## flow/run.sh

```bash
#!/bin/bash
# the make line also repeats each setting of config.mk as NAME=value (left out here)
make -C /OpenROAD-flow-scripts/flow DESIGN_CONFIG=/design/flow/config.mk WORK_HOME=/design/flow/orfs CLKGATE_MAP_FILE= finish
```

## flow/config.mk

```make
export PLATFORM = sky130hd
export DESIGN_NAME = mul
export DESIGN_NICKNAME = mul
export VERILOG_FILES = /design/flow/design.v
export SDC_FILE = /design/flow/constraint.sdc
export NUM_CORES = 4
export LEC_CHECK = 0
export CAP_MARGIN = 5
export CORE_MARGIN = 6
export CORE_UTILIZATION = 32
export CTS_CLUSTER_SIZE = 71
export GPL_ROUTABILITY_DRIVEN = 1
export MIN_ROUTING_LAYER = met2
export PLACE_DENSITY_LB_ADDON = 0.04
export SETUP_SLACK_MARGIN = 1.65
export SLEW_MARGIN = 5
export TNS_END_PERCENT = 70
```

## flow/constraint.sdc

```tcl
create_clock -name core_clock -period 7.25 [get_ports {mul_clk}]
set_input_delay 1.4500 -clock core_clock [delete_from_list [all_inputs] [get_ports {mul_clk}]]
set_output_delay 1.4500 -clock core_clock [all_outputs]
set_load 0.01 [all_outputs]
```

## flow/design.v

```verilog
module mul(
    input         mul_clk,
    input         resetn,
    input         mul_signed,
    input  [31:0] x,
    input  [31:0] y,
    input         de_to_ex_valid,
    input         ex_allowin,
    output [63:0] result
);
    wire [16:0] booth_c;                              
    wire [63:0] booth_part_prod [16:0];               
    wire [16:0] part_prod [63:0];                     
    wire [63:0] x_mul = {{32{x[31]&mul_signed}}, x}; 
    wire [33:0] y_mul = {{ 2{y[31]&mul_signed}}, y};
    genvar j;
    generate
    for(j = 0; j < 17; j = j + 1) begin : booth
        if(j == 0) begin
          booth_2b booth_0(
                            .Y({y_mul[1:0], 1'b0}), 
                            .X(x_mul             ),
                            .P(booth_part_prod[0]), 
                            .C(booth_c[0]        )
                          );
        end else begin
          booth_2b booth(
                            .Y(y_mul[2*j+1:2*j-1]), 
                            .X(x_mul<<(2*j)      ), 
                            .P(booth_part_prod[j]), 
                            .C(booth_c[j]        )
                        );
        end
    end
    endgenerate
    genvar k;
    generate
    for(k = 0; k < 64; k = k + 1)
        begin: switch
            assign part_prod[k] = {
                                        booth_part_prod[16][k],
                                        booth_part_prod[15][k], 
                                        booth_part_prod[14][k], 
                                        booth_part_prod[13][k], 
                                        booth_part_prod[12][k], 
                                        booth_part_prod[11][k], 
                                        booth_part_prod[10][k], 
                                        booth_part_prod[ 9][k], 
                                        booth_part_prod[ 8][k], 
                                        booth_part_prod[ 7][k], 
                                        booth_part_prod[ 6][k], 
                                        booth_part_prod[ 5][k], 
                                        booth_part_prod[ 4][k], 
                                        booth_part_prod[ 3][k], 
                                        booth_part_prod[ 2][k], 
                                        booth_part_prod[ 1][k], 
                                        booth_part_prod[ 0][k]
                                  };
        end
    endgenerate
    reg  [16:0] booth_c_r;               
    reg  [16:0] part_prod_r[63:0];       
    wire [13:0] c[63:0];                 
    wire [63:0] add_src1, add_src2;      
    always @(posedge mul_clk)
    begin
        if(de_to_ex_valid & ex_allowin) begin
                booth_c_r <= booth_c;
        end
    end
    genvar m;
    generate
        for(m = 0; m < 64; m = m + 1) begin : part_prod_trans
            always @(posedge mul_clk)
            begin
                if(de_to_ex_valid & ex_allowin) begin
                    part_prod_r[m] <= part_prod[m];
                end
            end
        end
    endgenerate
    assign c[0] = booth_c_r[13:0];
    assign add_src2[0] = booth_c_r[14];
    genvar i;
    generate
    for(i = 0; i < 64; i = i + 1) 
    begin: wallace
        if(i < 63) begin
            wallace_16 wallace(
                                    .cin    (c[i]          ), 
                                    .data_in(part_prod_r[i]), 
                                    .cout   (c[i+1]        ), 
                                    .C      (add_src2[i+1] ), 
                                    .S      (add_src1[i]   )
                               );
        end else begin
            wallace_16 wallace_63(
                                    .cin    (c[63]          ),
                                    .data_in(part_prod_r[63]), 
                                    .S      (add_src1[63]   )
                                 );
        end
    end
    endgenerate
    assign result = add_src1 + add_src2 + booth_c_r[15] + booth_c_r[16];
endmodule
module booth_2b(
    input [2:0] Y,
    input [63:0] X,
    output [63:0] P,
    output C
);
    assign P = Y==3'b001 ? X      :
               Y==3'b010 ? X      :
               Y==3'b011 ? X<<1   :
               Y==3'b100 ? ~(X<<1):
               Y==3'b101 ? ~X     :
               Y==3'b110 ? ~X     :
                           68'd0;
    assign C = Y==3'b100 || Y==3'b101 || Y==3'b110;
endmodule
module wallace_16(
    input  [13:0] cin,
    input  [16:0] data_in,
    output [13:0] cout,
    output        C,
    output        S
);
    wire B1_2, A1_2, C1_3, B1_3, A1_3, A2_0, C2_1, B2_1, A2_1, B3_1, A3_1, A4_0, B4_0, A5_0;
    function [1:0] Add_1;
        input A, B, CIN;
        begin
          Add_1 = A + B + CIN;
        end
    endfunction
    assign {cout[ 0], B1_2} = Add_1(data_in[ 4], data_in[ 3], data_in[ 2]),
           {cout[ 1], A1_2} = Add_1(data_in[ 7], data_in[ 6], data_in[ 5]),
           {cout[ 2], C1_3} = Add_1(data_in[10], data_in[ 9], data_in[ 8]),
           {cout[ 3], B1_3} = Add_1(data_in[13], data_in[12], data_in[11]),
           {cout[ 4], A1_3} = Add_1(data_in[16], data_in[15], data_in[14]),
           {cout[ 5], A2_0} = Add_1(    cin[ 2],     cin[ 1],     cin[ 0]),
           {cout[ 6], C2_1} = Add_1(data_in[ 0],     cin[ 4],     cin[ 3]),
           {cout[ 7], B2_1} = Add_1(       A1_2,        B1_2, data_in[ 1]),
           {cout[ 8], A2_1} = Add_1(       A1_3,        B1_3,        C1_3),
           {cout[ 9], B3_1} = Add_1(       A2_0,     cin[ 6],     cin[ 5]),
           {cout[10], A3_1} = Add_1(       A2_1,        B2_1,        C2_1),
           {cout[11], B4_0} = Add_1(    cin[ 9],     cin[ 8],     cin[ 7]),
           {cout[12], A4_0} = Add_1(       A3_1,        B3_1,     cin[10]),
           {cout[13], A5_0} = Add_1(       A4_0,        B4_0,     cin[11]),
           {C       , S   } = Add_1(       A5_0,     cin[13],     cin[12]);
endmodule
```

==> results of run 1 <==
==> metal layers <==
metal / vias up / wire (um) / GRT usage [%] / part of all wire (%)
met5: - / 4390 / 24.6 / 1.9
met4: 119 / 14800 / 5.24 / 6.3
met3: 1515 / 106000 / 54.8 / 45
met2: 17300 / 110000 / 41.8 / 47
met1: 18900 / 0 / - / 0
li1: 17300 / - / - / -
==> layout make-up <==
type / instances / share of cell area, %
Clock buffer: 96 / 3.17
Timing Repair Buffer: 685 / 8.43
Multi-Input combinational cell: 3198 / 51.7
Tap cell: 2295 / 4.33
Inverter: 723 / 4.11
Sequential cell: 609 / 27.6
Antenna cell: 38 / 0.143
Clock inverter: 42 / 0.596
==> per-stage QoR <==
stage / area (um2) / utilization (%) / hold slack, ns
after CTS: 65400 / 38.4 / 1.11
after floorplan: 55300 / - / 1.66
after global routing: 66300 / 38.9 / 1.11
after global placement: 62000 / 36.4 / 1.83
after detailed placement: 62000 / 36.4 / 1.83
final: 66300 / 38.9 / 1.14
==> timing repair <==
action	4_1_cts	5_1_grt
pin swaps	107	82
gates resized	389	165
buffers inserted	17	22
gates cloned	1	0
setup endpoints to repair	64	64
==> deck_impl_summary.md, run 1 <==
Key Metrics from the Run

Critical path
  – Critical path origin: part_prod_r[0][16]
  – Crit Path Class: reg2out
  – CP Capture Type: output port
  – Worst Setup Start Kind: register
  – Slowest CP cell: fa_2
  – Crit-path leading delay family: adder cells
  – Total stage count of the critical path: 26
  – Critical Path Fanout Max: 2
  – CP endpoint: result[58]
  – Largest stage delay on the critical path: 0.63 ns
  – Crit path buffers/inverters: 8
  – Crit path DAT: 7.73 ns
  – WP data required: 5.80 ns

Clock tree
  – Worst-path clk slew: 0.06 ns
  – Sink Count: 609
  – Root Buffer: clkbuf_16
  – CTS buffer count: 80
  – CTS tree: yes
  – H-Tree Level Count: 3
  – Worst-case clock buffer depth: 3
  – Hold Buf Count CTS: 0

Final timing
  – TNS Setup: -88.44 ns
  – Final hold vios: 0
  – Measured slew at the worst slew-check pin: 1.41 ns
  – Post-route minimum period: 9.18 ns
  – Setup ws final: -1.93 ns
  – Fin. max-slew vios: 0
  – Fmax: 109 MHz
  – RSZ-0062 raised after global routing: yes
  – Crit share post-route: 127%
  – Slew margin rel.: 5.47%
  – Final setup viols: 63

GRT
  – Grt ovf: 0
  – Antenna violations before repair: 17
  – Total GRT Usage: 37.6%
  – First-pass GRT wire length: 328000 um
  – Largest net degree at the start of global routing: 151
  – Vias in the first global route: 63700

Job
  – Maxcap violations: 0
  – Tool warnings: 41

Placement
  – Placed Instances: 7470
  – Port bufs: 131
  – Post-Place Setup Slack: -1.93 ns
  – DPL Wire Length: 157000 um
  – Gpl congestion: 0.950

Synthesis
  – Distinct lib cells: 78
  – Yosys reg bits: 609
  – YS warnings: 4
  – Synth Area in Adders: 31.0%
  – Most frequent cell after synthesis: fa_1
  – Synth Cell Area: 55300 um2
  – Yosys aoi share: 14.9%
  – Largest logic family: adder cells
  – Commonest flop: edfxtp_1
  – Sequential share of the synthesized area: 33.1%
  – EDFF count, synth: 609
  – Biggest area cells: edfxtp_1, fa_1, xor2_1
  – Cells after Synth: 4958
  – Asr flop ratio synth: 0%
  – Mean Syn Cell Area: 11.1 um2
  – Yosys top cell by area: edfxtp_1
  – Mux share: 0.256%
  – Post-synth top cells: fa_1, inv_1, edfxtp_1
  – Area figure in the yosys stat output: 55300 um2
  – Yosys xor share: 9.19%
  – Yosys cell count: 4958
  – Post-synthesis simple-gate area fraction: 3.66%
  – Top-area cell type share of the netlist area: 33.1%

Run status
  – SO Viols: setup timing
  – Status: finished with violations

Die
  – FP Core Util: 32.4%
  – Num ports: 133
  – Die Ht: 428 um
  – Die X: 428 um
  – Placeable Area: 170000 um2
  – Chip area: 183000 um2
  – Site Rows: 151

Finish
  – Final net count: 6275
  – Non-Filler Instances: 7686
  – FF/Latch Area: 18300 um2
  – Logic area: 34300 um2
  – Filler cells: 16600
  – Area Overhead vs Synth: 20.1%

Route
  – Via/cell ratio: 7.18
  – Wire per inst: 30.6 um
  – Detail Route Antenna Nets: 0
  – Final WL: 235000 um
  – Post-route DRC: 0
  – Detailed Routing Iterations Pass 1: 9
  – DR vias: 55200
  – Iteration-0 DRC Markers: 9380

Min path
  – Hold EP: part_prod_r[40][16]
  – Hold Crit Class: in2reg
  – Hold path startpoint: x[8]
  – Cell count of the worst hold path: 2
==> run 2: changes to the inputs <==
- CAP_MARGIN: 5 -> 20
- CORE_MARGIN: 6 -> 2
- CORE_UTILIZATION: 32 -> 72
- CTS_CLUSTER_DIAMETER: default -> 30
- CTS_CLUSTER_SIZE: 71 -> 80
- GPL_ROUTABILITY_DRIVEN: 1 -> default
- HOLD_SLACK_MARGIN: default -> -0.08
- MAX_ROUTING_LAYER: default -> met4
- MIN_ROUTING_LAYER: met2 -> default
- PLACE_DENSITY: default -> 0.41
- PLACE_DENSITY_LB_ADDON: 0.04 -> default
- SETUP_SLACK_MARGIN: 1.65 -> 1.9
- SLEW_MARGIN: 5 -> 20
- TNS_END_PERCENT: 70 -> 40
- clock period: 7.25 -> 6.51 ns (I/O delays scaled with it)
==> run 2 against run 1 <==
Still fails the layout checks on setup timing. Die size fell by 57%. Sequential cell count did not move. Critical endpoint is now result[60]. Largest cell class unchanged.
==> deck_impl_summary.md, run 2 <==
Key Metrics from the Run

GRT
  – Total GRT Usage: 49.5% (+12 points)
  – Largest net degree at the start of global routing: 116 (-23%)
  – Grt ovf: 0 (unchanged)
  – Vias in the first global route: 44300 (-30%)
  – Antenna violations before repair: 7 (-10)
  – First-pass GRT wire length: 275000 um (-16%)

Critical path
  – Most used cell, CP: fa_2
  – CP Capture Type: output port
  – CP endpoint: result[60]
  – Crit path DAT: 7.49 ns (-0.24 ns)
  – CP cell instances: fa_2, fa_2, clkinvlp_4, buf_12, buf_16, fa_2, fa_1, fa_2, inv_2, fa_2, ha_4, ha_4, a21o_1, a211o_1, o211a_4, buf_6, nor4_4, a21oi_2, o41ai_2, buf_4, o21ai_4, a31oi_2, xnor2_1, buf_2
  – Slowest CP cell: fa_2
  – Crit Path Class: reg2out
  – WP data required: 5.21 ns (-0.59 ns)
  – Worst Setup Start Kind: register
  – Total stage count of the critical path: 24 (-7.7%)
  – Crit-path leading delay family: adder cells
  – Largest stage delay on the critical path: 0.62 ns (about the same)
  – Critical Path Fanout Max: 7 (+5)
  – Critical path origin: part_prod_r[0][14]
  – Crit path buffers/inverters: 7 (-1)

Die
  – Placeable Area: 75900 um2 (-55%)
  – Num ports: 133 (unchanged)
  – Die X: 281 um (-34%)
  – Site Rows: 101 (-33%)
  – Die Ht: 281 um (-34%)
  – FP Core Util: 72.8% (+40 points)
  – Chip area: 79000 um2 (-57%)

Route
  – Via/cell ratio: 6.78 (-5.5%)
  – Iteration-0 DRC Markers: 7070 (-25%)
  – Wire per inst: 29.5 um (-3.5%)
  – DR vias: 43100 (-22%)
  – Post-route DRC: 0 (unchanged)
  – Final WL: 188000 um (-20%)
  – Detailed Routing Iterations Pass 1: 8 (-1)
  – Detail Route Antenna Nets: 0 (unchanged)

Placement
  – Port bufs: 131 (unchanged)
  – DPL Wire Length: 125000 um (-21%)
  – Gpl congestion: 1.02 (+7.4%)

Job
  – Maxcap violations: 0 (unchanged)
  – Tool warnings: 43 (+4.9%)

Finish
  – Area Overhead vs Synth: 18.1%
  – Logic area: 34500 um2 (+0.59%)
  – Post-route core utilization: 85.9% (+47 points)
  – Final net count: 6202 (-1.2%)
  – FF/Latch Area: 18300 um2 (unchanged)
  – Filler cells: 3851 (-77%)

Final timing
  – Fmax: 114 MHz
  – Hold Slack: 1.22 ns (+0.0830 ns)
  – Post-route minimum period: 8.79 ns
  – Final setup viols: 64 (+1.6%)
  – Final hold vios: 0 (unchanged)
  – Slew margin rel.: 15.1% (+9.7 points)
  – Fin. max-slew vios: 0 (unchanged)
  – Setup ws final: -2.28 ns (-0.348 ns)
  – RSZ-0062 raised after global routing: yes
  – Measured slew at the worst slew-check pin: 1.27 ns (-0.139 ns)
  – Crit share post-route: 135% (+8.4 points)

Synthesis
  – Sequential share of the synthesized area: 33.1% (unchanged)
  – Most frequent cell after synthesis: fa_1
  – Synth Cell Area: 55300 um2 (unchanged)
  – Top-area cell type share of the netlist area: 33.1% (unchanged)
  – Yosys reg bits: 609 (unchanged)
  – Distinct lib cells: 78 (unchanged)
  – Synth Area in Adders: 31.0% (unchanged)
  – Biggest area cells: edfxtp_1, fa_1, xor2_1
  – Yosys top cell by area: edfxtp_1
  – Mean Syn Cell Area: 11.1 um2 (unchanged)
  – Largest logic family: adder cells
  – Commonest flop: edfxtp_1
  – Yosys cell count: 4958 (unchanged)
  – EDFF count, synth: 609 (unchanged)
  – Cells after Synth: 4958 (unchanged)
  – Post-synthesis simple-gate area fraction: 3.66% (unchanged)
  – YS warnings: 4 (unchanged)
  – Mux share: 0.256% (unchanged)
  – Yosys xor share: 9.19% (unchanged)
  – Yosys aoi share: 14.9% (unchanged)
  – Asr flop ratio synth: 0% (unchanged)
  – Area figure in the yosys stat output: 55300 um2 (unchanged)
  – Post-synth top cells: fa_1, inv_1, edfxtp_1

Clock tree
  – CTS buffer count: 116 (+45%)
  – CTS tree: yes
  – H-Tree Level Count: 3 (unchanged)
  – Worst-case clock buffer depth: 3 (unchanged)
  – Hold Buf Count CTS: 0 (unchanged)
  – Root Buffer: clkbuf_16
  – Sink Count: 609 (unchanged)
  – Worst-path clk slew: 0.05 ns (about the same)

Run status
  – Status: finished with violations
  – SO Viols: setup timing

Min path
  – Cell count of the worst hold path: 2 (unchanged)
  – Hold Crit Class: in2reg
  – Hold EP: part_prod_r[28][14]
  – Hold path startpoint: y[29]
==> run 2: final cells by class <==
type                       count  share of cell area (%)
antenna                        7                  0.0268
clock buffer                 127                    4.51
clock inverter                88                    1.49
inverter                     723                    4.18
multi-input combinational   3198                    52.8
sequential                   609                    28.0
tap                         1030                    1.98
timing repair buffer         576                    6.95
==> run 2: per-stage QoR <==
step	instance area (um2)	setup TNS, ns	worst slack [ns]	cells
after floorplan	55300	-67.16	-1.58	4959
after global placement	59600	-95.77	-2.09	6096
after detailed placement	59600	-102.23	-2.23	6096
after CTS	64500	-112.78	-2.23	6329
after global routing	65300	-124.30	-2.41	6357
final	65300	-115.37	-2.28	6358
==> run 2: layer usage <==
| metal | wire [um] | GRT usage [%] |
|---|---|---|
| met1 | 62800 | 62.3 |
| met2 | 83100 | 70.8 |
| met3 | 32200 | 20.3 |
| met4 | 9770 | 21.6 |
| met5 | 0 | - |
==> run 2: repair_timing <==
item | 4_1_cts | 5_1_grt
setup buffers | 17 | 20
pin swaps | 112 | 84
resized | 385 | 133
gates cloned | 1 | 0
setup endpoints to repair | 64 | 64
hold endpoints to repair | 0 | 0
==> run 3: changes to the inputs <==
- CTS_CLUSTER_DIAMETER: 30 -> default
- CTS_CLUSTER_SIZE: 80 -> default
- PLACE_DENSITY: 0.41 -> default
- SETUP_SLACK_MARGIN: 1.9 -> default
- clock period: 6.51 -> 8.15 ns (I/O delays scaled with it)
==> run 3 against run 2 <==
Still fails the layout checks on setup timing. Global-route usage decreased by 1.8 points. Clock-buffer cell count decreased by 55. Sequential share of layout area is 0.95 points higher. Critical path depth did not move. First-iteration DRC count is 11% lower. Routed wire length fell by 4.0%. Critical endpoint is now result[51].
==> deck_impl_summary.md, run 3 <==
Key Metrics from the Run

Die
  – Chip area: 79000 um2 (unchanged)
  – Placeable Area: 75900 um2 (unchanged)
  – FP Core Util: 72.8% (unchanged)
  – Site Rows: 101 (unchanged)
  – Die X: 281 um (unchanged)
  – Num ports: 133 (unchanged)
  – Die Ht: 281 um (unchanged)

GRT
  – First-pass GRT wire length: 265000 um (-3.6%)
  – Antenna violations before repair: 5 (-2)
  – Vias in the first global route: 43300 (-2.3%)
  – Grt ovf: 0 (unchanged)
  – Total GRT Usage: 47.7% (-1.8 points)
  – Largest net degree at the start of global routing: 151 (+30%)

Critical path
  – Crit path buffers/inverters: 9 (+2)
  – Largest stage delay on the critical path: 0.58 ns (-0.04 ns)
  – Total stage count of the critical path: 24 (unchanged)
  – Worst Setup Start Kind: register
  – WP data required: 6.52 ns (+1.31 ns)
  – Crit path DAT: 7.50 ns (about the same)
  – Critical path origin: part_prod_r[0][15]
  – Critical Path Fanout Max: 5 (-2)
  – Slowest CP cell: fa_2
  – Crit-path leading delay family: adder cells
  – CP Capture Type: output port
  – Crit Path Class: reg2out
  – CP cell instances: fa_2, buf_4, clkinvlp_4, buf_12, fa_1, fa_1, fa_1, fa_1, inv_1, fa_1, ha_1, ha_4, buf_4, buf_4, nand4_1, a21oi_2, nor3_1, buf_4, a2111oi_4, buf_4, o2111a_1, nor2_2, xnor2_2, buf_2
  – CP endpoint: result[51]

Synthesis
  – Mean Syn Cell Area: 11.1 um2 (unchanged)
  – Most frequent cell after synthesis: fa_1
  – Yosys cell count: 4958 (unchanged)
  – Mux share: 0.256% (unchanged)
  – Post-synthesis simple-gate area fraction: 3.66% (unchanged)
  – Biggest area cells: edfxtp_1, fa_1, xor2_1
  – YS warnings: 4 (unchanged)
  – Largest logic family: adder cells
  – Distinct lib cells: 78 (unchanged)
  – Area figure in the yosys stat output: 55300 um2 (unchanged)
  – Asr flop ratio synth: 0% (unchanged)
  – Cells after Synth: 4958 (unchanged)
  – Synth Area in Adders: 31.0% (unchanged)
  – Commonest flop: edfxtp_1
  – Yosys reg bits: 609 (unchanged)
  – Post-synth top cells: fa_1, inv_1, edfxtp_1
  – Yosys xor share: 9.19% (unchanged)
  – EDFF count, synth: 609 (unchanged)
  – Yosys aoi share: 14.9% (unchanged)
  – Synth Cell Area: 55300 um2 (unchanged)
  – Yosys top cell by area: edfxtp_1
  – Sequential share of the synthesized area: 33.1% (unchanged)
  – Top-area cell type share of the netlist area: 33.1% (unchanged)

Route
  – DR vias: 42200 (-2.1%)
  – Via/cell ratio: 6.78 (about the same)
  – Iteration-0 DRC Markers: 6322 (-11%)
  – Wire per inst: 28.9 um (-2.0%)
  – Detail Route Antenna Nets: 0 (unchanged)
  – Post-route DRC: 0 (unchanged)
  – Detailed Routing Iterations Pass 1: 6 (-2)
  – Final WL: 180000 um (-4.0%)

Min path
  – Cell count of the worst hold path: 3 (+1)
  – Hold EP: part_prod_r[63][2]
  – Hold path startpoint: y[5]
  – Hold Crit Class: in2reg

Final timing
  – Fmax: 110 MHz
  – Setup ws final: -0.981 ns (+1.30 ns)
  – RSZ-0062 raised after global routing: yes
  – Fin. max-slew vios: 0 (unchanged)
  – Crit share post-route: 112% (-23 points)
  – Final setup viols: 56 (-13%)
  – Slew margin rel.: 16.1% (+0.94 points)
  – Hold Slack: 1.70 ns (+0.472 ns)
  – Measured slew at the worst slew-check pin: 1.26 ns (-0.0121 ns)
  – Final hold vios: 0 (unchanged)
  – Post-route minimum period: 9.13 ns

Clock tree
  – Hold Buf Count CTS: 0 (unchanged)
  – Sink Count: 609 (unchanged)
  – H-Tree Level Count: 2 (-1)
  – Worst-case clock buffer depth: 3 (unchanged)
  – Root Buffer: clkbuf_16
  – CTS buffer count: 61 (-47%)
  – CTS tree: yes
  – Worst-path clk slew: 0.07 ns (+0.02 ns)

Finish
  – Design Area, Final: 63100 um2 (-3.3%)
  – Final net count: 6126 (-1.2%)
  – Logic area: 34400 um2 (about the same)
  – Filler cells: 4310 (+12%)
  – Area Overhead vs Synth: 14.2%
  – FF/Latch Area: 18300 um2 (unchanged)

Placement
  – Port bufs: 131 (unchanged)
  – DPL Wire Length: 120000 um (-3.7%)
  – Gpl congestion: 0.980 (-4.0%)
  – Post-Place Setup Slack: -0.990 ns (+1.24 ns)
  – DP Area: 59400 um2 (-0.44%)

Run status
  – Status: finished with violations
  – SO Viols: setup timing

Job
  – Tool warnings: 37 (-14%)
  – Maxcap violations: 0 (unchanged)
-- run 3: area by class of cell --
class / count / area share, %
inverters: 723 / 4.31
clock buffers: 72 / 2.48
clock inverters: 35 / 0.577
flip-flops and latches: 609 / 29.0
multi-input cells: 3198 / 54.6
well taps: 1030 / 2.04
repair buffers: 555 / 7.00
diodes: 6 / 0.0238
-- run 3: per-stage QoR --
step	util, %	setup TNS, ns	std cells
floorplan	-	-8.24	4959
global placement	78.1	-26.21	6069
CTS	82.2	-27.89	6201
global route	83.1	-43.65	6227
detailed placement	78.1	-30.17	6069
finish	83.1	-34.17	6228
-- run 3: what timing repair did --
| action | CTS | global route |
|---|---|---|
| resized | 407 | 104 |
| pin swaps | 116 | 122 |
| endpoints found under the setup margin | 60 | 60 |
| setup buffers | 26 | 20 |
| cloned | 1 | 0 |
-- run 3: routing by layer --
| layer | up-vias | global-route usage (%) | share of wire, % | wire length (um) |
|---|---|---|---|---|
| met2 | 3756 | 67.8 | 44 | 79000 |
| met5 | - | - | 0 | 0 |
| met1 | 20700 | 60.4 | 34 | 61100 |
| met3 | 742 | 18.7 | 17 | 30500 |
| li1 | 17000 | - | - | - |
| met4 | 0 | 22.4 | 5.4 | 9780 |
==> run 4: changes to the inputs <==
- CAP_MARGIN: 20 -> 30
- CTS_CLUSTER_SIZE: default -> 40
- GPL_ROUTABILITY_DRIVEN: default -> 1
- HOLD_SLACK_MARGIN: -0.08 -> 0.29
- MAX_ROUTING_LAYER: met4 -> default
- MIN_ROUTING_LAYER: default -> met1
- PLACE_DENSITY_LB_ADDON: default -> 0.28
- SETUP_SLACK_MARGIN: default -> 1.6
- SLEW_MARGIN: 20 -> 40
- TNS_END_PERCENT: 40 -> 70
- clock period: 8.15 -> 6.51 ns (I/O delays scaled with it)
==> run 4 against run 3 <==
Still fails the layout checks on setup timing. Sequential cell count unchanged. Worst setup slack got worse by 1.4 ns. Final cell count is 0.53% higher.
==> deck_impl_summary.md, run 4 <==
Key Metrics from the Run

Run status
  – Status: finished with violations
  – SO Viols: setup timing

Synthesis
  – Sequential share of the synthesized area: 33.1% (unchanged)
  – Yosys reg bits: 609 (unchanged)
  – Synth Cell Area: 55300 um2 (unchanged)
  – Yosys top cell by area: edfxtp_1
  – Post-synthesis simple-gate area fraction: 3.66% (unchanged)
  – Biggest area cells: edfxtp_1, fa_1, xor2_1
  – EDFF count, synth: 609 (unchanged)
  – YS warnings: 4 (unchanged)
  – Cells after Synth: 4958 (unchanged)
  – Post-synth top cells: fa_1, inv_1, edfxtp_1
  – Mux share: 0.256% (unchanged)
  – Asr flop ratio synth: 0% (unchanged)
  – Commonest flop: edfxtp_1
  – Mean Syn Cell Area: 11.1 um2 (unchanged)
  – Top-area cell type share of the netlist area: 33.1% (unchanged)
  – Yosys xor share: 9.19% (unchanged)
  – Synth Area in Adders: 31.0% (unchanged)
  – Yosys aoi share: 14.9% (unchanged)
  – Yosys cell count: 4958 (unchanged)
  – Most frequent cell after synthesis: fa_1
  – Area figure in the yosys stat output: 55300 um2 (unchanged)
  – Largest logic family: adder cells
  – Distinct lib cells: 78 (unchanged)

Die
  – FP Core Util: 72.8% (unchanged)
  – Site Rows: 101 (unchanged)
  – Die X: 281 um (unchanged)
  – Chip area: 79000 um2 (unchanged)
  – Die Ht: 281 um (unchanged)
  – Placeable Area: 75900 um2 (unchanged)
  – Num ports: 133 (unchanged)

GRT
  – Largest net degree at the start of global routing: 119 (-21%)
  – Total GRT Usage: 46.2% (-1.5 points)
  – Antenna violations before repair: 2 (-3)
  – Vias in the first global route: 44100 (+1.7%)
  – Grt ovf: 0 (unchanged)
  – First-pass GRT wire length: 267000 um (+0.86%)

Route
  – Detailed Routing Iterations Pass 1: 13 (+7)
  – Final WL: 181000 um (+0.53%)
  – DR vias: 43000 (+1.8%)
  – Post-route DRC: 0 (unchanged)
  – Detail Route Antenna Nets: 0 (unchanged)
  – Via/cell ratio: 6.86 (+1.2%)
  – Wire per inst: 28.9 um (about the same)
  – Iteration-0 DRC Markers: 7395 (+17%)

Job
  – Tool warnings: 44 (+19%)
  – Maxcap violations: 0 (unchanged)

Final timing
  – Crit share post-route: 136% (+24 points)
  – Fmax: 113 MHz
  – Fin. max-slew vios: 0 (unchanged)
  – Post-route minimum period: 8.85 ns
  – Measured slew at the worst slew-check pin: 0.950 ns (-0.309 ns)
  – Slew margin rel.: 36.5% (+20 points)
  – Setup ws final: -2.34 ns (-1.36 ns)
  – Final hold vios: 0 (unchanged)
  – RSZ-0062 raised after global routing: yes
  – Final setup viols: 64 (+14%)

Clock tree
  – CTS tree: yes
  – Hold Buf Count CTS: 0 (unchanged)
  – Worst-path clk slew: 0.07 ns (about the same)
  – Sink Count: 609 (unchanged)
  – Root Buffer: clkbuf_16
  – H-Tree Level Count: 2 (unchanged)
  – CTS buffer count: 61 (unchanged)
  – Worst-case clock buffer depth: 3 (unchanged)

Placement
  – Port bufs: 131 (unchanged)
  – DPL Wire Length: 126000 um (+4.7%)
  – Gpl congestion: 1.02 (+4.3%)
  – DP Area: 60000 um2 (+1.1%)
  – Post-Place Setup Slack: -2.23 ns (-1.24 ns)
  – Placed Instances: 6116 (+0.77%)

Finish
  – Filler cells: 4057 (-5.9%)
  – Non-Filler Instances: 6261 (+0.53%)
  – Design Area, Final: 63200 um2 (about the same)
  – Area Overhead vs Synth: 14.3% (about the same)
  – Final net count: 6158 (+0.52%)

Critical path
  – Slowest CP cell: fa_2
  – Critical Path Fanout Max: 13 (+8)
  – Total stage count of the critical path: 26 (+8.3%)
  – Crit-path leading delay family: adder cells
  – Crit Path Class: reg2out
  – Crit path DAT: 7.54 ns (+0.04 ns)
  – WP data required: 5.21 ns (-1.31 ns)
  – CP Capture Type: output port
  – Largest stage delay on the critical path: 0.65 ns (+0.07 ns)
  – Most used cell, CP: fa_1
  – Crit path buffers/inverters: 9 (unchanged)
  – Worst Setup Start Kind: register
  – CP endpoint: result[51]
  – Critical path origin: part_prod_r[0][15]

Min path
  – Cell count of the worst hold path: 2 (-1)
  – Hold EP: part_prod_r[18][9]
  – Hold Crit Class: in2reg
  – Hold path startpoint: y[19]
-- run 4: area by class of cell --
class / instances / area (um2) / share of cell area (%)
Antenna cell: 1 / 2.50 / 0.00396
Clock buffer: 74 / 1580 / 2.49
Clock inverter: 39 / 268 / 0.424
Inverter: 723 / 2730 / 4.32
Multi-Input combinational cell: 3198 / 34300 / 54.3
Sequential cell: 609 / 18300 / 29.0
Tap cell: 1030 / 1290 / 2.04
Timing Repair Buffer: 587 / 4720 / 7.47
-- run 4: stage by stage --
| stage | utilization, % | TNS [ns] | hold WS, ns |
|---|---|---|---|
| finish | 83.2 | -115.70 | 1.17 |
| global route | 83.2 | -123.62 | 1.19 |
| CTS | 82.4 | -110.11 | 1.16 |
| detailed placement | 79.0 | -103.39 | 1.84 |
| global placement | 78.5 | -98.46 | 1.82 |
| floorplan | - | -67.16 | 1.51 |
-- run 4: per-layer routing --
metal | up-vias | global-route usage, % | share of wire, %
li1 | 17100 | - | -
met1 | 21000 | 60.2 | 33
met2 | 4117 | 66.8 | 43
met3 | 822 | 20.4 | 18
met4 | 2 | 21.5 | 5.7
met5 | - | 0.500 | 0.0066
-- run 4: what timing repair did --
| item | CTS | global route |
|---|---|---|
| resized | 359 | 147 |
| endpoints found under the setup margin | 64 | 64 |
| setup buffers | 12 | 18 |
| pin swaps | 78 | 92 |
==> run 5: changes to the inputs <==
- CAP_MARGIN: 30 -> 5
- CTS_CLUSTER_SIZE: 40 -> 71
- HOLD_SLACK_MARGIN: 0.29 -> -0.08
- MAX_ROUTING_LAYER: default -> met4
- PLACE_DENSITY_LB_ADDON: 0.28 -> 0.27
- SETUP_SLACK_MARGIN: 1.6 -> 1.94
- SLEW_MARGIN: 40 -> 5
- clock period: 6.51 -> 6.65 ns (I/O delays scaled with it)
==> run 5 against run 4 <==
The layout still fails its checks (setup timing). Design area increased by 0.96%. Synthesized area unchanged. Critical path type unchanged. First-iteration DRC count fell by 2.5%. Non-clock buffer count up 29. Final cell count up 0.62%. Clock-buffer cell count is 3 higher. Via count up 0.51%.
==> deck_impl_summary.md, run 5 <==
Key Metrics from the Run

Synthesis
  – Post-synth top cells: fa_1, inv_1, edfxtp_1
  – Mux share: 0.256% (unchanged)
  – EDFF count, synth: 609 (unchanged)
  – Area figure in the yosys stat output: 55300 um2 (unchanged)
  – Largest logic family: adder cells
  – Yosys cell count: 4958 (unchanged)
  – Post-synthesis simple-gate area fraction: 3.66% (unchanged)
  – Synth Area in Adders: 31.0% (unchanged)
  – Yosys aoi share: 14.9% (unchanged)
  – Commonest flop: edfxtp_1
  – Mean Syn Cell Area: 11.1 um2 (unchanged)
  – Synth Cell Area: 55300 um2 (unchanged)
  – Yosys reg bits: 609 (unchanged)
  – YS warnings: 4 (unchanged)
  – Biggest area cells: edfxtp_1, fa_1, xor2_1
  – Sequential share of the synthesized area: 33.1% (unchanged)
  – Asr flop ratio synth: 0% (unchanged)
  – Cells after Synth: 4958 (unchanged)
  – Most frequent cell after synthesis: fa_1
  – Distinct lib cells: 78 (unchanged)
  – Yosys xor share: 9.19% (unchanged)
  – Yosys top cell by area: edfxtp_1
  – Top-area cell type share of the netlist area: 33.1% (unchanged)

Clock tree
  – H-Tree Level Count: 3 (+1)
  – CTS tree: yes
  – Worst-path clk slew: 0.06 ns (about the same)
  – Sink Count: 609 (unchanged)
  – Root Buffer: clkbuf_16
  – Worst-case clock buffer depth: 3 (unchanged)
  – Hold Buf Count CTS: 0 (unchanged)
  – CTS buffer count: 66 (+8.2%)

Run status
  – Status: finished with violations
  – SO Viols: setup timing

Final timing
  – RSZ-0062 raised after global routing: yes
  – Slew margin rel.: 11.2% (-25 points)
  – Setup ws final: -2.21 ns (+0.123 ns)
  – Hold Slack: 1.25 ns (+0.0818 ns)
  – Post-route minimum period: 8.86 ns
  – Final setup viols: 63 (-1.6%)
  – Fmax: 113 MHz
  – Measured slew at the worst slew-check pin: 1.33 ns (+0.380 ns)
  – Fin. max-slew vios: 0 (unchanged)
  – Crit share post-route: 133% (-2.6 points)
  – Final hold vios: 0 (unchanged)

Finish
  – Area Overhead vs Synth: 15.4%
  – Final net count: 6192 (+0.55%)
  – Post-route core utilization: 84.0% (+0.80 points)

GRT
  – Total GRT Usage: 48.4% (+2.2 points)
  – First-pass GRT wire length: 270000 um (+0.90%)
  – Vias in the first global route: 43600 (-1.0%)
  – Largest net degree at the start of global routing: 140 (+18%)
  – Grt ovf: 0 (unchanged)
  – Antenna violations before repair: 6 (+4)

Critical path
  – WP data required: 5.32 ns (+0.11 ns)
  – Total stage count of the critical path: 26 (unchanged)
  – Critical path origin: part_prod_r[0][15]
  – Largest stage delay on the critical path: 0.65 ns (about the same)
  – Crit path buffers/inverters: 9 (unchanged)
  – CP Capture Type: output port
  – Crit path DAT: 7.53 ns (about the same)
  – Crit-path leading delay family: adder cells
  – Critical Path Fanout Max: 7 (-6)
  – Crit Path Class: reg2out
  – Worst Setup Start Kind: register
  – CP endpoint: result[51]
  – Slowest CP cell: fa_2

Die
  – FP Core Util: 72.8% (unchanged)
  – Site Rows: 101 (unchanged)
  – Placeable Area: 75900 um2 (unchanged)
  – Num ports: 133 (unchanged)
  – Chip area: 79000 um2 (unchanged)
  – Die X: 281 um (unchanged)
  – Die Ht: 281 um (unchanged)

Route
  – Detailed Routing Iterations Pass 1: 9 (-4)
  – Detail Route Antenna Nets: 0 (unchanged)
  – DR vias: 43200 (+0.51%)
  – Iteration-0 DRC Markers: 7209 (-2.5%)
  – Post-route DRC: 0 (unchanged)
  – Final WL: 185000 um (+2.1%)
  – Via/cell ratio: 6.86 (-0.11%)
  – Wire per inst: 29.4 um (+1.5%)

Min path
  – Hold EP: booth_c_r[6]
  – Hold path startpoint: y[13]
  – Hold Crit Class: in2reg
  – Cell count of the worst hold path: 2 (unchanged)

Placement
  – Gpl congestion: 1.02 (-0.59%)
  – DPL Wire Length: 125000 um (-0.84%)
  – Post-Place Setup Slack: -2.17 ns (+0.0657 ns)
  – Port bufs: 131 (unchanged)

Job
  – Tool warnings: 38 (-14%)
  – Maxcap violations: 0 (unchanged)
-- run 5: stage by stage --
stage          instance area (um2)  instances  setup TNS, ns
6_report                     63800       6300        -108.46
5_1_grt                      63800       6298        -116.41
4_1_cts                      63000       6267        -103.43
3_5_place_dp                 59900       6125         -96.36
3_3_place_gp                 59900       6125         -91.92
2_1_floorplan                55300       4959         -60.23
-- run 5: cell type report --
class                           instances  area (um2)
Fill cell                            4052       12200
Clock inverter                         39         324
Multi-Input combinational cell       3198       34500
Sequential cell                       609       18300
Tap cell                             1030        1290
Antenna cell                            8        20.0
Timing Repair Buffer                  616        4950
Clock buffer                           77        1710
Inverter                              723        2730
-- run 5: repair_timing --
item                                    4_1_cts  5_1_grt
gates resized                               383      162
setup buffers                                25       25
pin swaps                                   121      111
endpoints found under the setup margin       64       64
cloned                                        1        0
-- run 5: per-layer routing --
metal,global-route usage (%),vias to the layer above,share of wire (%)
met2,68.5,4076,43
met5,-,-,0
met1,62.4,21200,34
met3,18.7,795,17
met4,21.6,0,5.7
li1,-,17100,-
==> run 6: changes to the inputs <==
- CAP_MARGIN: 5 -> 20
- CTS_CLUSTER_SIZE: 71 -> default
- GPL_ROUTABILITY_DRIVEN: 1 -> default
- MIN_ROUTING_LAYER: met1 -> default
- PLACE_DENSITY_LB_ADDON: 0.27 -> default
- SETUP_SLACK_MARGIN: 1.94 -> default
- SLEW_MARGIN: 5 -> 20
- TNS_END_PERCENT: 70 -> default
- clock period: 6.65 -> 8.03 ns (I/O delays scaled with it)
==> run 6 against run 5 <==
The layout still fails its checks (setup timing). First-iteration DRC count is 5.8% lower. Sequential cell count stayed put. Highest routed layer unchanged. Core utilization is 0.75 points lower. Sequential share of layout area rose by 0.26 points.
==> deck_impl_summary.md, run 6 <==
Key Metrics from the Run

Run status
  – Status: finished with violations
  – SO Viols: setup timing

Final timing
  – Final setup viols: 57 (-9.5%)
  – Final hold vios: 0 (unchanged)
  – Fmax: 109 MHz
  – Fin. max-slew vios: 0 (unchanged)
  – Hold Slack: 1.60 ns (+0.346 ns)
  – RSZ-0062 raised after global routing: yes
  – Setup ws final: -1.12 ns (+1.09 ns)
  – Measured slew at the worst slew-check pin: 1.23 ns (-0.0989 ns)
  – Crit share post-route: 114% (-19 points)
  – Slew margin rel.: 17.8% (+6.5 points)
  – Post-route minimum period: 9.15 ns

Placement
  – DP Area: 59700 um2 (-0.31%)
  – DPL Wire Length: 119000 um (-4.1%)
  – Port bufs: 131 (unchanged)
  – Gpl congestion: 0.987 (-2.9%)
  – Placed Instances: 6063 (-1.0%)
  – Post-Place Setup Slack: -1.08 ns (+1.09 ns)

Synthesis
  – Yosys aoi share: 14.9% (unchanged)
  – YS warnings: 4 (unchanged)
  – Post-synthesis simple-gate area fraction: 3.66% (unchanged)
  – Asr flop ratio synth: 0% (unchanged)
  – Sequential share of the synthesized area: 33.1% (unchanged)
  – Biggest area cells: edfxtp_1, fa_1, xor2_1
  – Area figure in the yosys stat output: 55300 um2 (unchanged)
  – Distinct lib cells: 78 (unchanged)
  – Mux share: 0.256% (unchanged)
  – Synth Area in Adders: 31.0% (unchanged)
  – Yosys cell count: 4958 (unchanged)
  – Yosys xor share: 9.19% (unchanged)
  – Mean Syn Cell Area: 11.1 um2 (unchanged)
  – Cells after Synth: 4958 (unchanged)
  – Most frequent cell after synthesis: fa_1
  – Top-area cell type share of the netlist area: 33.1% (unchanged)
  – Yosys top cell by area: edfxtp_1
  – Post-synth top cells: fa_1, inv_1, edfxtp_1
  – Yosys reg bits: 609 (unchanged)
  – Synth Cell Area: 55300 um2 (unchanged)
  – Largest logic family: adder cells
  – EDFF count, synth: 609 (unchanged)
  – Commonest flop: edfxtp_1

Die
  – Num ports: 133 (unchanged)
  – Placeable Area: 75900 um2 (unchanged)
  – Die X: 281 um (unchanged)
  – Site Rows: 101 (unchanged)
  – FP Core Util: 72.8% (unchanged)
  – Chip area: 79000 um2 (unchanged)
  – Die Ht: 281 um (unchanged)

GRT
  – Vias in the first global route: 43100 (-1.2%)
  – Antenna violations before repair: 4 (-2)
  – Largest net degree at the start of global routing: 141 (+0.71%)
  – Grt ovf: 0 (unchanged)
  – First-pass GRT wire length: 264000 um (-2.1%)
  – Total GRT Usage: 47.7% (-0.71 points)

Route
  – Final WL: 180000 um (-2.6%)
  – DR vias: 42000 (-2.8%)
  – Detailed Routing Iterations Pass 1: 10 (+1)
  – Iteration-0 DRC Markers: 6788 (-5.8%)
  – Wire per inst: 28.9 um (-1.6%)
  – Via/cell ratio: 6.74 (-1.7%)
  – Detail Route Antenna Nets: 0 (unchanged)
  – Post-route DRC: 0 (unchanged)

Critical path
  – Crit Path Class: reg2out
  – CP endpoint: result[62]
  – Crit-path leading delay family: adder cells
  – Slowest CP cell: fa_2
  – Most used cell, CP: fa_1
  – CP Capture Type: output port
  – Crit path buffers/inverters: 7 (-2)
  – Worst Setup Start Kind: register
  – Critical Path Fanout Max: 6 (-1)
  – Largest stage delay on the critical path: 0.59 ns (-0.06 ns)
  – WP data required: 6.42 ns (+1.10 ns)
  – Critical path origin: part_prod_r[0][16]
  – CP cell instances: fa_2, buf_6, fa_2, clkinvlp_4, clkbuf_16, fa_1, fa_1, fa_1, inv_1, fa_1, ha_4, ha_4, buf_6, nand4_1, nor3_2, a211o_1, buf_6, o31ai_4, a21o_4, or3_4, a21oi_4, o31ai_2, xnor2_1, buf_2
  – Crit path DAT: 7.54 ns (about the same)
  – Total stage count of the critical path: 24 (-7.7%)

Clock tree
  – Root Buffer: clkbuf_16
  – Sink Count: 609 (unchanged)
  – CTS tree: yes
  – CTS buffer count: 66 (unchanged)
  – Hold Buf Count CTS: 0 (unchanged)
  – H-Tree Level Count: 3 (unchanged)
  – Worst-case clock buffer depth: 3 (unchanged)
  – Worst-path clk slew: 0.06 ns (about the same)

Job
  – Maxcap violations: 0 (unchanged)
  – Tool warnings: 40 (+5.3%)

Finish
  – Area Overhead vs Synth: 14.4%
  – Final net count: 6125 (-1.1%)
  – Post-route core utilization: 83.2% (-0.75 points)
  – Design Area, Final: 63200 um2 (-0.89%)
  – Non-Filler Instances: 6230 (-1.1%)
  – Filler cells: 4294 (+6.0%)

Min path
  – Hold Crit Class: in2reg
  – Cell count of the worst hold path: 3 (+1)
  – Hold EP: part_prod_r[63][12]
  – Hold path startpoint: y[25]
run 6: layout make-up:
class                           count  area, um2  share of cell area, %
Multi-Input combinational cell   3198      34400                   54.4
Sequential cell                   609      18300                   28.9
Timing Repair Buffer              549       4460                   7.06
Inverter                          723       2730                   4.32
Clock buffer                       81       1730                   2.74
Tap cell                         1030       1290                   2.04
Clock inverter                     36        324                  0.513
Antenna cell                        4       10.0                 0.0158
run 6: layer usage:
metal	part of all wire [%]	GRT usage (%)	vias up
met2	43	67.9	3702
li1	-	-	17000
met3	17	17.4	758
met1	34	61.4	20500
met5	0	-	-
met4	5.6	22.3	0
run 6: through the flow:
stage	setup TNS [ns]
floorplan	-0.965
global placement	-24.02
detailed placement	-28.37
CTS	-40.22
global route	-51.02
finish	-41.41
run 6: timing repair:
action                                  CTS  global route
gates cloned                              1             0
resized                                 384            79
pin swaps                                99           104
setup buffers                            24            24
endpoints found under the setup margin   60            61
==> run 7: changes to the inputs <==
- CELL_PAD_IN_SITES_DETAIL_PLACEMENT: default -> 1
- CELL_PAD_IN_SITES_GLOBAL_PLACEMENT: default -> 0
- CORE_MARGIN: 2 -> 10
- CORE_UTILIZATION: 72 -> 40
- GPL_ROUTABILITY_DRIVEN: default -> 1
- GPL_TIMING_DRIVEN: default -> 0
- HOLD_SLACK_MARGIN: -0.08 -> 0.01
- MAX_ROUTING_LAYER: met4 -> met5
- PLACE_DENSITY_LB_ADDON: default -> 0.17
- TNS_END_PERCENT: default -> 80
- clock period: 8.03 -> 12.0 ns (I/O delays scaled with it)
==> run 7 against run 6 <==
The run now finishes clean. Global-route usage decreased by 13 points. Core utilization decreased by 38 points. Design area decreased by 2.3%.
==> deck_impl_summary.md, run 7 <==
Key Metrics from the Run

Finish
  – FF/Latch Area: 18300 um2 (unchanged)
  – Filler cells: 14800 (+240%)
  – Area Overhead vs Synth: 11.8%
  – Logic area: 32700 um2 (-4.8%)
  – Final net count: 6146 (+0.34%)

Placement
  – DPL Wire Length: 208000 um (+74%)
  – Port bufs: 95 (-27%)
  – Gpl congestion: 1.05 (+6.8%)
  – Post-Place Setup Slack: 0.0963 ns (+1.18 ns)

Synthesis
  – Synth Area in Adders: 31.0% (unchanged)
  – EDFF count, synth: 609 (unchanged)
  – Synth Cell Area: 55300 um2 (unchanged)
  – YS warnings: 4 (unchanged)
  – Commonest flop: edfxtp_1
  – Mean Syn Cell Area: 11.1 um2 (unchanged)
  – Most frequent cell after synthesis: fa_1
  – Post-synthesis simple-gate area fraction: 3.66% (unchanged)
  – Biggest area cells: edfxtp_1, fa_1, xor2_1
  – Yosys cell count: 4958 (unchanged)
  – Yosys top cell by area: edfxtp_1
  – Asr flop ratio synth: 0% (unchanged)
  – Yosys aoi share: 14.9% (unchanged)
  – Largest logic family: adder cells
  – Area figure in the yosys stat output: 55300 um2 (unchanged)
  – Top-area cell type share of the netlist area: 33.1% (unchanged)
  – Distinct lib cells: 78 (unchanged)
  – Yosys xor share: 9.19% (unchanged)
  – Sequential share of the synthesized area: 33.1% (unchanged)
  – Yosys reg bits: 609 (unchanged)
  – Post-synth top cells: fa_1, inv_1, edfxtp_1
  – Mux share: 0.256% (unchanged)
  – Cells after Synth: 4958 (unchanged)

Critical path
  – Critical Path Fanout Max: 7 (+1)
  – WP data required: 9.60 ns (+3.18 ns)
  – CP cell instances: fa_2, clkinvlp_4, fa_1, fa_1, fa_1, fa_1, inv_1, fa_1, ha_1, ha_1, and3_1, nand3_1, a2111oi_2, o31ai_2, buf_4, a21o_1, or3_4, a21oi_4, o22ai_1, xnor2_1, clkdlybuf4s50_1
  – CP endpoint: result[58]
  – Critical path origin: part_prod_r[0][16]
  – Most used cell, CP: fa_1
  – Slowest CP cell: fa_2
  – Crit-path leading delay family: adder cells
  – Total stage count of the critical path: 21 (-13%)
  – Crit Path Class: reg2out
  – CP Capture Type: output port
  – Largest stage delay on the critical path: 0.70 ns (+0.11 ns)
  – Worst Setup Start Kind: register
  – Crit path buffers/inverters: 4 (-3)
  – Crit path DAT: 9.33 ns (+1.79 ns)

Clock tree
  – Worst-case clock buffer depth: 3 (unchanged)
  – Root Buffer: clkbuf_16
  – Worst-path clk slew: 0.06 ns (about the same)
  – CTS buffer count: 77 (+17%)
  – H-Tree Level Count: 3 (unchanged)
  – Sink Count: 609 (unchanged)
  – CTS tree: yes

Min path
  – Hold EP: booth_c_r[0]
  – Hold path startpoint: y[1]
  – Hold Crit Class: in2reg
  – Cell count of the worst hold path: 2 (-1)

GRT
  – Largest net degree at the start of global routing: 59 (-58%)
  – Grt ovf: 0 (unchanged)
  – Met3 Use GR: 12.3% (-5.1 points)
  – Met2 Use GR: 49.6% (-18 points)
  – GRT busiest layer: met2
  – Vias in the first global route: 45200 (+5.0%)
  – Total GRT Usage: 34.5% (-13 points)
  – Met1 GRT Util: 43.4% (-18 points)
  – First-pass GRT wire length: 364000 um (+38%)
  – Antenna violations before repair: 45 (+41)

Route
  – Detail Route Antenna Nets: 0 (unchanged)
  – Iteration-0 DRC Markers: 6704 (-1.2%)
  – Final WL: 268000 um (+49%)
  – Post-route DRC: 0 (unchanged)
  – DR vias: 44300 (+5.4%)
  – Detailed Routing Iterations Pass 1: 6 (-4)
  – Via/cell ratio: 6.28 (-6.9%)
  – Wire per inst: 38.0 um (+31%)

Run status
  – Status: timing/DRC/antenna clean

Die
  – Num ports: 133 (unchanged)
  – FP Core Util: 40.2% (-33 points)
  – Placeable Area: 137000 um2 (+81%)
  – Die X: 392 um (+39%)
  – Die Ht: 392 um (+39%)
  – Chip area: 153000 um2 (+94%)
  – Site Rows: 136 (+35%)

Final timing
  – Crit share post-route: 97.7% (-16 points)
  – Hold Slack: 2.33 ns (+0.732 ns)
  – Setup ws final: 0.273 ns (+1.39 ns)
  – Fin. max-slew vios: 0 (unchanged)
  – Fmax: 85.3 MHz
  – Final hold vios: 0 (unchanged)
  – Post-route minimum period: 11.73 ns
  – Final setup viols: 0 (-100%)
  – Measured slew at the worst slew-check pin: 1.38 ns (+0.153 ns)
  – Slew margin rel.: 7.74% (-10 points)

Job
  – Maxcap violations: 0 (unchanged)
  – Tool warnings: 29 (-28%)
-- run 7: layout make-up --
cell class              count  share of cell area (%)
repair buffers            130                    2.48
well taps                1794                    3.63
flip-flops and latches    609                    29.6
plain buffers             429                    2.70
inverters                 723                    4.41
clock buffers              90                    3.27
multi-input cells        3198                    53.0
diodes                     29                   0.118
clock inverters            49                   0.770
-- run 7: routing by layer --
layer | vias to the layer above | wire [um]
li1 | 17100 | -
met1 | 22800 | 98300
met2 | 3410 | 113000
met3 | 929 | 34300
met4 | 28 | 22400
met5 | - | 292
-- run 7: what timing repair did --
item	in CTS	in global routing
hold buffers	0	0
pin swaps	2	0
resized	4	5
cloned	0	0
setup buffers	5	6
setup endpoints to repair	32	13
-- run 7: stage by stage --
step                area [um2]  std cells  TNS (ns)  utilization (%)
floorplan                55300       4959         0                -
global placement         58500       6848  -1297.91             42.6
detailed placement       58900       6868         0             42.9
CTS                      61500       7012         0             44.8
global route             61700       7027   -0.0549             44.9
finish                   61800       7051         0             45.0
==> run 8: changes to the inputs <==
- ABC_AREA: default -> 0
- CELL_PAD_IN_SITES_DETAIL_PLACEMENT: 1 -> default
- CELL_PAD_IN_SITES_GLOBAL_PLACEMENT: 0 -> default
- CORE_MARGIN: 10 -> 2
- CORE_UTILIZATION: 40 -> 43
- CTS_CLUSTER_DIAMETER: default -> 270
- GPL_ROUTABILITY_DRIVEN: 1 -> 0
- HOLD_SLACK_MARGIN: 0.01 -> 0.05
- MAX_ROUTING_LAYER: met5 -> default
- MIN_ROUTING_LAYER: default -> met2
- PLACE_DENSITY_LB_ADDON: 0.17 -> 0.15
- TNS_END_PERCENT: 80 -> 25
- clock period: 12.0 -> 8.6 ns (I/O delays scaled with it)
==> run 8 against run 7 <==
The run now fails in global routing. Die size fell by 14%. Synthesized cell count did not move. Synthesized area did not move.
==> deck_impl_summary.md, run 8 <==
Physical Implementation Snapshot

Die
  – Num ports: 133 (unchanged)
  – Die Ht: 362 um (-7.5%)
  – Site Rows: 131 (-3.7%)
  – Die X: 362 um (-7.5%)
  – Chip area: 131000 um2 (-14%)
  – Placeable Area: 128000 um2 (-7.1%)
  – FP Core Util: 43.3% (+3.1 points)

Synthesis
  – Yosys reg bits: 609 (unchanged)
  – Commonest flop: edfxtp_1
  – Distinct lib cells: 78 (unchanged)
  – Yosys aoi share: 14.9% (unchanged)
  – Asr flop ratio synth: 0% (unchanged)
  – Synth Cell Area: 55300 um2 (unchanged)
  – YS warnings: 4 (unchanged)
  – Top-area cell type share of the netlist area: 33.1% (unchanged)
  – Sequential share of the synthesized area: 33.1% (unchanged)
  – Post-synthesis simple-gate area fraction: 3.66% (unchanged)
  – Cells after Synth: 4958 (unchanged)
  – Yosys cell count: 4958 (unchanged)
  – Yosys xor share: 9.19% (unchanged)
  – Yosys top cell by area: edfxtp_1
  – Synth Area in Adders: 31.0% (unchanged)
  – Area figure in the yosys stat output: 55300 um2 (unchanged)
  – Mux share: 0.256% (unchanged)
  – Biggest area cells: edfxtp_1, fa_1, xor2_1
  – Most frequent cell after synthesis: fa_1
  – EDFF count, synth: 609 (unchanged)
  – Largest logic family: adder cells
  – Post-synth top cells: fa_1, inv_1, edfxtp_1
  – Mean Syn Cell Area: 11.1 um2 (unchanged)

Clock tree
  – H-Tree Level Count: 3 (unchanged)
  – Hold Buf Count CTS: 0 (unchanged)
  – CTS buffer count: 74 (-3.9%)
  – Root Buffer: clkbuf_16
  – Sink Count: 609 (unchanged)
  – Worst-case clock buffer depth: 3 (unchanged)

Placement
  – Placed Instances: 6738 (-1.9%)
  – Port bufs: 95 (unchanged)
  – DPL Wire Length: 189000 um (-9.5%)
  – Post-Place Setup Slack: -2.82 ns (-2.92 ns)

Run status
  – Halt Stage: global routing
  – Status: stopped before the end
  – Error msg: [ERROR GRT-0116] Global routing finished with congestion. Check the congestion regions in the DRC Viewer.

GRT
  – Total GRT Usage: 64.9%
  – Grt ovf: 19
## run 8: metrics by stage
| step | instance area [um2] | setup TNS, ns |
|---|---|---|
| 3_3_place_gp | 58300 | -214.70 |
| 4_1_cts | 62700 | -37.12 |
| 2_1_floorplan | 55300 | -0.414 |
| 3_5_place_dp | 58800 | -113.96 |
## run 8: repair_timing
action / CTS
hold endpoints to repair: 0
gates cloned: 1
pin swaps: 122
gates resized: 409
buffers inserted: 62
setup endpoints to repair: 63
## run 8: per-layer routing
layer,track usage [%],overflow
met5,57.7,4
met3,74.1,15
met1,-,-
met2,67.0,0
met4,46.5,0
==> run 9: changes to the inputs <==
- ABC_AREA: 0 -> default
- CORE_ASPECT_RATIO: default -> 0.79
- CORE_MARGIN: 2 -> 7
- CORE_UTILIZATION: 43 -> 34
- CTS_CLUSTER_DIAMETER: 270 -> 147
- GPL_TIMING_DRIVEN: 0 -> default
- HOLD_SLACK_MARGIN: 0.05 -> default
- MAX_ROUTING_LAYER: default -> met4
- MIN_ROUTING_LAYER: met2 -> default
- PLACE_DENSITY_LB_ADDON: 0.15 -> 0.06
- SETUP_SLACK_MARGIN: default -> 2.13
- SLEW_MARGIN: 20 -> 25
- TNS_END_PERCENT: 25 -> default
- clock period: 8.6 -> 7.64 ns (I/O delays scaled with it)
==> run 9 against run 8 <==
Now fails the layout checks on setup timing. Die size rose by 32%. Synthesized area unchanged. Synthesized cell count did not move.
==> deck_impl_summary.md, run 9 <==
Key Metrics from the Run

Clock tree
  – CTS buffer count: 81 (+9.5%)
  – Worst-path clk slew: 0.06 ns
  – Worst-case clock buffer depth: 3 (unchanged)
  – Root Buffer: clkbuf_16
  – Sink Count: 609 (unchanged)
  – CTS tree: yes
  – Hold Buf Count CTS: 0 (unchanged)
  – H-Tree Level Count: 3 (unchanged)

Die
  – Site Rows: 131 (unchanged)
  – Num ports: 133 (unchanged)
  – Chip area: 174000 um2 (+32%)
  – Die Ht: 372 um (+2.7%)
  – FP Core Util: 34.2% (-9.1 points)
  – Placeable Area: 161000 um2 (+27%)
  – Die X: 468 um (+29%)

Final timing
  – RSZ-0062 raised after global routing: yes
  – Slew margin rel.: 27.6%
  – Fin. max-slew vios: 0
  – Final hold vios: 0
  – Measured slew at the worst slew-check pin: 1.09 ns
  – Post-route minimum period: 9.41 ns
  – Final setup viols: 61
  – Crit share post-route: 123%
  – Setup ws final: -1.77 ns
  – Fmax: 106 MHz

Finish
  – Area Overhead vs Synth: 19.0%
  – Post-route core utilization: 40.7%
  – Final net count: 6224

Synthesis
  – EDFF count, synth: 609 (unchanged)
  – Yosys xor share: 9.19% (unchanged)
  – Yosys top cell by area: edfxtp_1
  – Mean Syn Cell Area: 11.1 um2 (unchanged)
  – Synth Area in Adders: 31.0% (unchanged)
  – Yosys reg bits: 609 (unchanged)
  – Mux share: 0.256% (unchanged)
  – Largest logic family: adder cells
  – Post-synth top cells: fa_1, inv_1, edfxtp_1
  – Synth Cell Area: 55300 um2 (unchanged)
  – Commonest flop: edfxtp_1
  – YS warnings: 4 (unchanged)
  – Cells after Synth: 4958 (unchanged)
  – Distinct lib cells: 78 (unchanged)
  – Yosys cell count: 4958 (unchanged)
  – Most frequent cell after synthesis: fa_1
  – Biggest area cells: edfxtp_1, fa_1, xor2_1
  – Asr flop ratio synth: 0% (unchanged)
  – Yosys aoi share: 14.9% (unchanged)
  – Top-area cell type share of the netlist area: 33.1% (unchanged)
  – Post-synthesis simple-gate area fraction: 3.66% (unchanged)
  – Area figure in the yosys stat output: 55300 um2 (unchanged)
  – Sequential share of the synthesized area: 33.1% (unchanged)

Min path
  – Cell count of the worst hold path: 2
  – Hold Crit Class: in2reg
  – Hold EP: part_prod_r[6][3]
  – Hold path startpoint: y[7]

Critical path
  – Crit-path leading delay family: adder cells
  – Crit Path Class: reg2out
  – Largest stage delay on the critical path: 0.62 ns
  – CP endpoint: result[62]
  – Slowest CP cell: fa_2
  – Most used cell, CP: fa_1
  – Crit path buffers/inverters: 8
  – Total stage count of the critical path: 26
  – Crit path DAT: 7.89 ns
  – Critical Path Fanout Max: 3
  – WP data required: 6.11 ns
  – Critical path origin: part_prod_r[0][5]
  – Worst Setup Start Kind: register
  – CP Capture Type: output port

Route
  – Wire per inst: 29.2 um
  – Iteration-0 DRC Markers: 3933
  – Final WL: 217000 um
  – Post-route DRC: 0
  – DRT met1 WL: 105000 um
  – Max layer used: met4
  – Detail Route Antenna Nets: 0
  – Detailed Routing Iterations Pass 1: 5
  – DR vias: 40000
  – Metal3 WL: 17400 um
  – Via/cell ratio: 5.38
  – Routed wl met2: 90100 um

GRT
  – Antenna violations before repair: 10
  – First-pass GRT wire length: 312000 um
  – Grt ovf: 0
  – Total GRT Usage: 25.6%
  – Vias in the first global route: 41300
  – Largest net degree at the start of global routing: 164

Run status
  – SO Viols: setup timing
  – Status: finished with violations

Placement
  – Port bufs: 131 (+38%)
  – DPL Wire Length: 149000 um (-21%)

Job
  – Maxcap violations: 0
  – Tool warnings: 41
## run 9: area by class of cell
cell class | instances | area [um2]
diodes | 5 | 12.5
clock buffers | 93 | 2140
clock inverters | 49 | 377
fillers | 15400 | 95700
inverters | 723 | 2730
multi-input cells | 3198 | 34300
flip-flops and latches | 609 | 18300
well taps | 2128 | 2660
repair buffers | 633 | 5220
## run 9: routing by layer
| layer | vias to the layer above | track usage [%] |
|---|---|---|
| met3 | 234 | 5.24 |
| met4 | 0 | 5.23 |
| met5 | - | - |
| met2 | 1607 | 36.0 |
| met1 | 21000 | 38.2 |
| li1 | 17200 | - |
## run 9: through the flow
| stage | cells | cell area (um2) | TNS [ns] | worst slack [ns] | hold WS [ns] |
|---|---|---|---|---|---|
| after floorplan | 4959 | 56200 | -6.54 | -0.659 | 1.74 |
| after global placement | 7252 | 62400 | -72.53 | -2.36 | 2.12 |
| after detailed placement | 7253 | 62500 | -67.96 | -2.33 | 2.11 |
| after CTS | 7413 | 65400 | -78.75 | -1.89 | 1.39 |
| after global routing | 7435 | 65800 | -91.99 | -2.10 | 1.41 |
| final | 7438 | 65800 | -74.96 | -1.77 | 1.44 |
## run 9: repair_timing
| action | 4_1_cts | 5_1_grt |
|---|---|---|
| pin swaps | 54 | 58 |
| endpoints found under the setup margin | 64 | 64 |
| setup buffers | 18 | 20 |
| resized | 357 | 42 |
